==> umber: inputs <==
==> flow/design.v <==
`timescale 1ns / 1ps
`default_nettype none
module counterModN #(
    parameter X = 5,   
    parameter N = 20   
) (
    input wire clk,       
    input wire ce,        
    input wire en,        
    input wire reset,     
    output reg [X-1:0] count  
);
    always @(posedge clk) begin
        if (reset) begin
            count <= 0;
        end else if (ce && en) begin
            if (count == N - 1) begin
                count <= 0;
            end else begin
                count <= count + 1;
            end
        end
    end
endmodule
`timescale 1ns / 1ps
`default_nettype none
module clockDivider #(
    parameter N = 500_000   
)(
    input wire clk,        
    input wire en,         
    input wire rst,        
    output reg clk_out,    
    output wire tick       
);
    wire [31:0] count;     
    counterModN #(.X(32), .N(N)) counterMod (
        .clk(clk),
        .ce(1'b1),
        .reset(rst),
        .en(en),
        .count(count)
    );
    assign tick = (count == N - 1) && !clk_out;
    always @(posedge clk) begin
        if (rst) begin
            clk_out <= 1'b0;
        end else if (count == N - 1) begin
            clk_out <= ~clk_out;
        end
    end
endmodule
`timescale 1ns / 1ps
`default_nettype none
module debouncer(
    input wire clk,        
    input wire ce,         
    input wire rst,        
    input wire in,         
    output wire out         
);
    reg q1, q2, q3;
    always @(posedge clk) begin
        if (rst) begin
            q1 <= 1'b0;
            q2 <= 1'b0;
            q3 <= 1'b0;
        end else if (ce) begin
            q1 <= in;
            q2 <= q1;
            q3 <= q2;
        end 
    end
    assign out = (rst == 1'b1) ? 1'b0 : (q1 & q2 & q3);
endmodule
`timescale 1ns / 1ps
`default_nettype none
module synchronizer(
    input wire clk,       
    input wire ce,        
    input wire rst,       
    input wire in,        
    output wire out       
);
    reg q1, q2;
    always @(posedge clk) begin
        if (rst) begin
            q1 <= 1'b0;
            q2 <= 1'b0;
        end else if (ce) begin
            q1 <= in;
            q2 <= q1;
        end
    end
    assign out = (rst) ? 1'b0 : q2;
endmodule
`timescale 1ns / 1ps
`default_nettype none
module shift_left_register(
    input wire        clk,     
    input wire        ce,      
    input wire        rst,     
    input wire        load,    
    input wire        en,      
    input wire [7:0]  Num,     
    output reg [15:0] Out      
);
    integer i;
    always @(posedge clk) begin
        if (rst) begin
            Out <= 16'b0;
        end else if (ce) begin
            if (load) begin
                Out <= {8'b0, Num};
            end else if (en) begin
                for (i = 15; i > 0; i = i - 1) begin
                    Out[i] <= Out[i - 1];
                end
                Out[0] <= 1'b0;
            end
        end
    end
endmodule
`timescale 1ns / 1ps
`default_nettype none
module shift_right_register(
    input wire clk,          
    input wire ce,           
    input wire rst,          
    input wire load,         
    input wire en,           
    input wire [7:0] Num,    
    output reg [7:0] Out     
);
    integer i;
    always @(posedge clk) begin
        if (rst) begin
            Out <= 8'b0;
        end else if (ce) begin
            if (load) begin
                Out <= Num;   
            end else if (en) begin
                for (i = 7; i > 0; i = i - 1) begin
                    Out[i - 1] <= Out[i];
                end
                Out[7] <= 1'b0;   
            end
        end
    end
endmodule
`timescale 1ns / 1ps
`default_nettype none
module CU(
    input wire b0,        
    input wire z,         
    input wire load,      
    output wire Psel,     
    output wire EP,       
    output wire EA,       
    output wire EB,       
    output wire LA,       
    output wire LB,       
    output wire RstP      
);
    assign Psel = b0;
    assign EP = (b0 & ~load);
    assign EA = (~z | load);
    assign EB = (~z | load);
    assign LA = load;
    assign LB = load;
    assign RstP = load;
endmodule
`timescale 1ns / 1ps
`default_nettype none
module BCD #(
    parameter W = 18   
)(
    input wire [W-1:0] bin,            
    output reg [W+(W-4)/3:0] bcd       
);
    integer i, j;
    always @(bin) begin
        for (i = 0; i <= W + (W-4)/3; i = i + 1) begin
            bcd[i] = 1'b0;
        end
        bcd[W-1:0] = bin;
        for (i = 0; i <= W - 4; i = i + 1) begin
            for (j = 0; j <= i / 3; j = j + 1) begin
                if (bcd[W - i + 4*j -: 4] > 4) begin                   
                    bcd[W - i + 4*j -: 4] = bcd[W - i + 4*j -: 4] + 4'd3;
                end
            end
        end
    end
endmodule
`timescale 1ns / 1ps
`default_nettype none
module seven_seg_decoder(
    input wire en,           
    input wire [3:0] num,    
    output reg [6:0] seg     
);
    always @ (num or en) begin
        if (en) begin
            case(num)
                4'd0: seg = 7'b1000000;   
                4'd1: seg = 7'b1111001;   
                4'd2: seg = 7'b0100100;   
                4'd3: seg = 7'b0110000;   
                4'd4: seg = 7'b0011001;   
                4'd5: seg = 7'b0010010;   
                4'd6: seg = 7'b0000010;   
                4'd7: seg = 7'b1111000;   
                4'd8: seg = 7'b0000000;   
                4'd9: seg = 7'b0010000;   
                default: seg = 7'b1111111;  
            endcase
        end else begin
            seg = 7'b1111111;   
        end
    end
endmodule
`timescale 1ns / 1ps
`default_nettype none
module seven_segment_scroller #(
    parameter DIV = 250000            
)(
    input wire clk,                   
    input wire reset,                 
    input wire button_left,           
    input wire button_right,          
    input wire [19:0] product,        
    input wire sign,                  
    output reg [6:0] seg,             
    output reg [3:0] an               
);
    wire slow_tick;                            
    wire slow_level;
    wire [1:0] switch_position;                
    wire debounced_button_left, debounced_button_right;
    wire final_button_left, final_button_right;
    wire [6:0] segment_internal[4:0];          
    reg [2:0] digit_selection;        
    clockDivider #(DIV) clk_divider (
        .clk(clk),
        .en(1'b1),
        .rst(reset),
        .clk_out(slow_level),
        .tick(slow_tick)
    );
    counterModN #(.X(2), .N(4)) position_counter (
        .clk(clk),
        .ce(slow_tick),
        .reset(reset),
        .en(1'b1),
        .count(switch_position)
    );
    debouncer btn_debouncer_left (
        .clk(clk),
        .ce(slow_tick),
        .rst(reset),
        .in(button_left),
        .out(debounced_button_left)
    );
    synchronizer btn_synchronizer_left (
        .clk(clk),
        .ce(slow_tick),
        .rst(reset),
        .in(debounced_button_left),
        .out(final_button_left)
    );
    debouncer btn_debouncer_right (
        .clk(clk),
        .ce(slow_tick),
        .rst(reset),
        .in(button_right),
        .out(debounced_button_right)
    );
    synchronizer btn_synchronizer_right (
        .clk(clk),
        .ce(slow_tick),
        .rst(reset),
        .in(debounced_button_right),
        .out(final_button_right)
    );
    reg button_right_old, button_left_old;
    reg button_right_raise, button_left_raise;  
    always @(posedge clk) begin
        if (reset) begin
            digit_selection <= 3'b000;
            button_right_old <= 0;
            button_left_old <= 0;
            button_right_raise <= 0;
            button_left_raise <= 0;
        end else if (slow_tick) begin
            button_right_raise <= (button_right_old != final_button_right && final_button_right == 1'b1);
            button_left_raise <= (button_left_old != final_button_left && final_button_left == 1'b1);
            button_right_old <= final_button_right;
            button_left_old <= final_button_left;
            if (button_right_raise) begin
                if (digit_selection > 0) begin
                    digit_selection <= digit_selection - 1;
                end
                button_right_raise <= 0;
            end
            if (button_left_raise) begin
                if (digit_selection < 2) begin
                    digit_selection <= digit_selection + 1;
                end
                button_left_raise <= 0;
            end
        end
    end
    seven_seg_decoder decoder_digit_0 (.en(1'b1), .num(product[3:0]), .seg(segment_internal[0]));
    seven_seg_decoder decoder_digit_1 (.en(1'b1), .num(product[7:4]), .seg(segment_internal[1]));
    seven_seg_decoder decoder_digit_2 (.en(1'b1), .num(product[11:8]), .seg(segment_internal[2]));
    seven_seg_decoder decoder_digit_3 (.en(1'b1), .num(product[15:12]), .seg(segment_internal[3]));
    seven_seg_decoder decoder_digit_4 (.en(1'b1), .num(product[19:16]), .seg(segment_internal[4]));
    always @(*) begin
        case (switch_position)
            2'b00: begin
                an = 4'b1110;
                seg = segment_internal[digit_selection];
            end
            2'b01: begin
                an = 4'b1101;
                seg = segment_internal[digit_selection + 1];
            end
            2'b10: begin
                an = 4'b1011;
                seg = segment_internal[digit_selection + 2];
            end
            2'b11: begin
                an = 4'b0111;
                if (sign == 1)
                    seg = 7'b0111111; 
                else
                    seg = 7'b1111111;
            end
            default: begin
                an = 4'b1111;
                seg = 7'b0000000;
            end
        endcase
    end
endmodule
`timescale 1ns / 1ps
`default_nettype none
module main #(
    parameter MAIN_DIV = 8,      
    parameter SCAN_DIV = 4       
)(
    input wire clk,
    input wire rst,    
    input wire btnC,   
    input wire btnL,   
    input wire btnR,   
    input wire [7:0] num1,   
    input wire [7:0] num2,   
    output wire [6:0] seg,            
    output wire [3:0] an,              
    output wire multiplicationFinished    
);
    wire dividedClock;   
    wire dividedTick;    
    clockDivider #(MAIN_DIV) clockDiv(
        .clk(clk),
        .rst(rst),
        .en(1'b1),
        .clk_out(dividedClock),
        .tick(dividedTick)
    );
    wire [7:0] num1Complement, num2Complement;
    wire [7:0] multiplier, multiplicand;
    wire [7:0] multiplicandShifted;
    wire [15:0] multiplierShifted;
    reg  [15:0] productReg;
    reg signReg;
    wire tempSign;
    wire [19:0] bcdOutput;
    wire [15:0] tempOutput;
    assign num1Complement = ~num1 + 1'b1;
    assign num2Complement = ~num2 + 1'b1;
    assign multiplier = (num1[7] == 1) ? num1Complement : num1;
    assign multiplicand = (num2[7] == 1) ? num2Complement : num2;
    wire enableDebounce, enableSync;
    debouncer debounceInst(
        .clk(clk),
        .ce(dividedTick),
        .rst(rst),
        .in(btnC),
        .out(enableDebounce)
    );
    synchronizer syncInst(
        .clk(clk),
        .ce(dividedTick),
        .rst(rst),
        .in(enableDebounce),
        .out(enableSync)
    );
    wire Psel, EP, EA, EB, LA, LB, RstP;
    shift_right_register shiftRightReg(
        .clk(clk),
        .ce(dividedTick),
        .rst(rst),
        .load(LB),
        .en(EB),
        .Num(multiplicand),
        .Out(multiplicandShifted)
    );
    shift_left_register shiftLeftReg(
        .clk(clk),
        .ce(dividedTick),
        .rst(rst),
        .load(LA),
        .en(EA),
        .Num(multiplier),
        .Out(multiplierShifted)
    );
    CU controlUnit(
        .b0(multiplicandShifted[0]),
        .z(multiplicationFinished),  
        .load(enableSync),
        .Psel(Psel),
        .EP(EP),
        .EA(EA),
        .EB(EB),
        .LA(LA),
        .LB(LB),
        .RstP(RstP)
    );
    assign multiplicationFinished = ~(multiplicandShifted[0] | multiplicandShifted[1] | multiplicandShifted[2] | multiplicandShifted[3] | multiplicandShifted[4] | multiplicandShifted[5] | multiplicandShifted[6] | multiplicandShifted[7]);
    always @(posedge clk) begin
        if (rst) begin
            productReg <= 16'b0;
            signReg <= 1'b0;
        end else if (!dividedTick) begin
            productReg <= productReg;
        end else if (RstP == 1) begin
            productReg <= 16'b0;
            signReg <= (num1[7] ^ num2[7]) && num1 != 0 && num2 != 0;
        end else if (EP == 1) begin
            productReg <= (Psel == 1) ? productReg + multiplierShifted : productReg;
        end else begin
            productReg <= productReg;
        end
    end
    assign tempOutput = productReg;
    assign tempSign = signReg;
    BCD #(16) bcdConverter(
        .bin(tempOutput),
        .bcd(bcdOutput)
    );
    seven_segment_scroller #(SCAN_DIV) sevenSegScroller(
        .clk(clk),
        .reset(rst | RstP),
        .button_left(btnL),
        .button_right(btnR),
        .product(bcdOutput),
        .sign(tempSign),
        .seg(seg),
        .an(an)
    );
endmodule
==> flow/run.sh <==
#!/bin/bash
# the make line also repeats each setting of config.mk as NAME=value (left out here)
make -C /OpenROAD-flow-scripts/flow DESIGN_CONFIG=/design/flow/config.mk WORK_HOME=/design/flow/orfs CLKGATE_MAP_FILE= finish
==> flow/config.mk <==
export PLATFORM = sky130hd
export DESIGN_NAME = main
export DESIGN_NICKNAME = main
export VERILOG_FILES = /design/flow/design.v
export SDC_FILE = /design/flow/constraint.sdc
export NUM_CORES = 4
export LEC_CHECK = 0
export CAP_MARGIN = 20
export CORE_MARGIN = 2
export CORE_UTILIZATION = 72
export CTS_CLUSTER_DIAMETER = 44
export CTS_CLUSTER_SIZE = 31
export PLACE_DENSITY = 0.78
export SETUP_SLACK_MARGIN = 1.0
export SLEW_MARGIN = 20
==> flow/constraint.sdc <==
create_clock -name core_clock -period 7.92 [get_ports {clk}]
set_input_delay 1.5840 -clock core_clock [delete_from_list [all_inputs] [get_ports {clk}]]
set_output_delay 1.5840 -clock core_clock [all_outputs]
set_load 0.01 [all_outputs]
==> quartz (differences from umber) <==
==> flow/config.mk (replaced) <==
export PLATFORM = sky130hd
export DESIGN_NAME = main
export DESIGN_NICKNAME = main
export VERILOG_FILES = /design/flow/design.v
export SDC_FILE = /design/flow/constraint.sdc
export NUM_CORES = 4
export LEC_CHECK = 0
export ABC_AREA = 1
export CAP_MARGIN = 20
export CORE_ASPECT_RATIO = 0.76
export CORE_MARGIN = 2
export CORE_UTILIZATION = 66
export CTS_CLUSTER_DIAMETER = 251
export CTS_CLUSTER_SIZE = 97
export PLACE_DENSITY = 0.36
export SLEW_MARGIN = 20
export TNS_END_PERCENT = 10
==> flow/constraint.sdc (replaced) <==
create_clock -name core_clock -period 12.9 [get_ports {clk}]
set_input_delay 2.5800 -clock core_clock [delete_from_list [all_inputs] [get_ports {clk}]]
set_output_delay 2.5800 -clock core_clock [all_outputs]
set_load 0.01 [all_outputs]
==> garnet (differences from umber) <==
==> flow/config.mk (replaced) <==
export PLATFORM = sky130hd
export DESIGN_NAME = main
export DESIGN_NICKNAME = main
export VERILOG_FILES = /design/flow/design.v
export SDC_FILE = /design/flow/constraint.sdc
export NUM_CORES = 4
export LEC_CHECK = 0
export ABC_AREA = 1
export CAP_MARGIN = 20
export CORE_MARGIN = 2
export CORE_UTILIZATION = 60
export CTS_CLUSTER_DIAMETER = 91
export CTS_CLUSTER_SIZE = 73
export HOLD_SLACK_MARGIN = -0.09
export PLACE_DENSITY = 0.6
export SETUP_SLACK_MARGIN = -0.51
export SLEW_MARGIN = 20
==> flow/constraint.sdc (replaced) <==
create_clock -name core_clock -period 7.72 [get_ports {clk}]
set_input_delay 1.5440 -clock core_clock [delete_from_list [all_inputs] [get_ports {clk}]]
set_output_delay 1.5440 -clock core_clock [all_outputs]
set_load 0.01 [all_outputs]
==> violet (differences from umber) <==
==> flow/config.mk (replaced) <==
export PLATFORM = sky130hd
export DESIGN_NAME = main
export DESIGN_NICKNAME = main
export VERILOG_FILES = /design/flow/design.v
export SDC_FILE = /design/flow/constraint.sdc
export NUM_CORES = 4
export LEC_CHECK = 0
export ABC_AREA = 1
export CAP_MARGIN = 40
export CORE_MARGIN = 2
export CORE_UTILIZATION = 65
export CTS_CLUSTER_DIAMETER = 33
export GPL_ROUTABILITY_DRIVEN = 1
export PLACE_DENSITY = 0.6
export SLEW_MARGIN = 15
==> flow/constraint.sdc (replaced) <==
create_clock -name core_clock -period 9.64 [get_ports {clk}]
set_input_delay 1.9280 -clock core_clock [delete_from_list [all_inputs] [get_ports {clk}]]
set_output_delay 1.9280 -clock core_clock [all_outputs]
set_load 0.01 [all_outputs]
==> flow_metrics.env <==
# flow metrics
export IMPL_status="complete, no violations"
export IMPL_die_x_um=163
export IMPL_area_leaders="sky130_fd_sc_hd__dfxtp_1 (21%), sky130_fd_sc_hd__nand2_1 (17%), sky130_fd_sc_hd__ha_1 (9.7%), sky130_fd_sc_hd__nand3_1 (9.5%), sky130_fd_sc_hd__inv_1 (9.1%)"
export IMPL_aoi_share=0.109
export IMPL_finalWeightedCongestion=1.02
export IMPL_top_comb_family_area="simple AND/OR/NAND/NOR gates"
[end of results for quartz]
==> flow_metrics.env <==
# physical design summary
export IMPL_status="did not finish"
export IMPL_haltStage="4_1_cts"
export IMPL_die_x_um=149
export IMPL_area_leaders="sky130_fd_sc_hd__dfxtp_1 (17%), sky130_fd_sc_hd__ha_1 (8.1%), sky130_fd_sc_hd__nor2_1 (5.6%), sky130_fd_sc_hd__a21oi_1 (4.8%), sky130_fd_sc_hd__nand2_1 (4.2%)"
export IMPL_firstError="[ERROR DPL-0038] Utilization greater than 100%, impossible to legalize"
[end of results for umber]
==> flow_metrics.env <==
# physical design summary
export IMPL_status="did not finish"
export IMPL_haltStage="5_1_grt"
export IMPL_top_comb_family_area="simple AND/OR/NAND/NOR gates"
export IMPL_area_leaders="sky130_fd_sc_hd__dfxtp_1 (21%), sky130_fd_sc_hd__nand2_1 (17%), sky130_fd_sc_hd__ha_1 (9.7%), sky130_fd_sc_hd__nand3_1 (9.5%), sky130_fd_sc_hd__inv_1 (9.1%)"
export IMPL_aoi_share=0.109
export IMPL_placement_io_buffers=32
export IMPL_finalWeightedCongestion=1.02
export IMPL_synth_avg_cell_area_um2=6.02
export IMPL_die_x_um=144
[end of results for violet]
==> flow_metrics.env <==
# flow metrics
export IMPL_setup_violations=7
export IMPL_timing_final_ws_setup_ns=-2.57
export IMPL_status="failed layout checks"
export IMPL_finalWeightedCongestion=0.933
export IMPL_aoi_share=0.109
export IMPL_top_comb_family_area="simple AND/OR/NAND/NOR gates"
export IMPL_check_faults="negative setup slack"
[end of results for garnet]
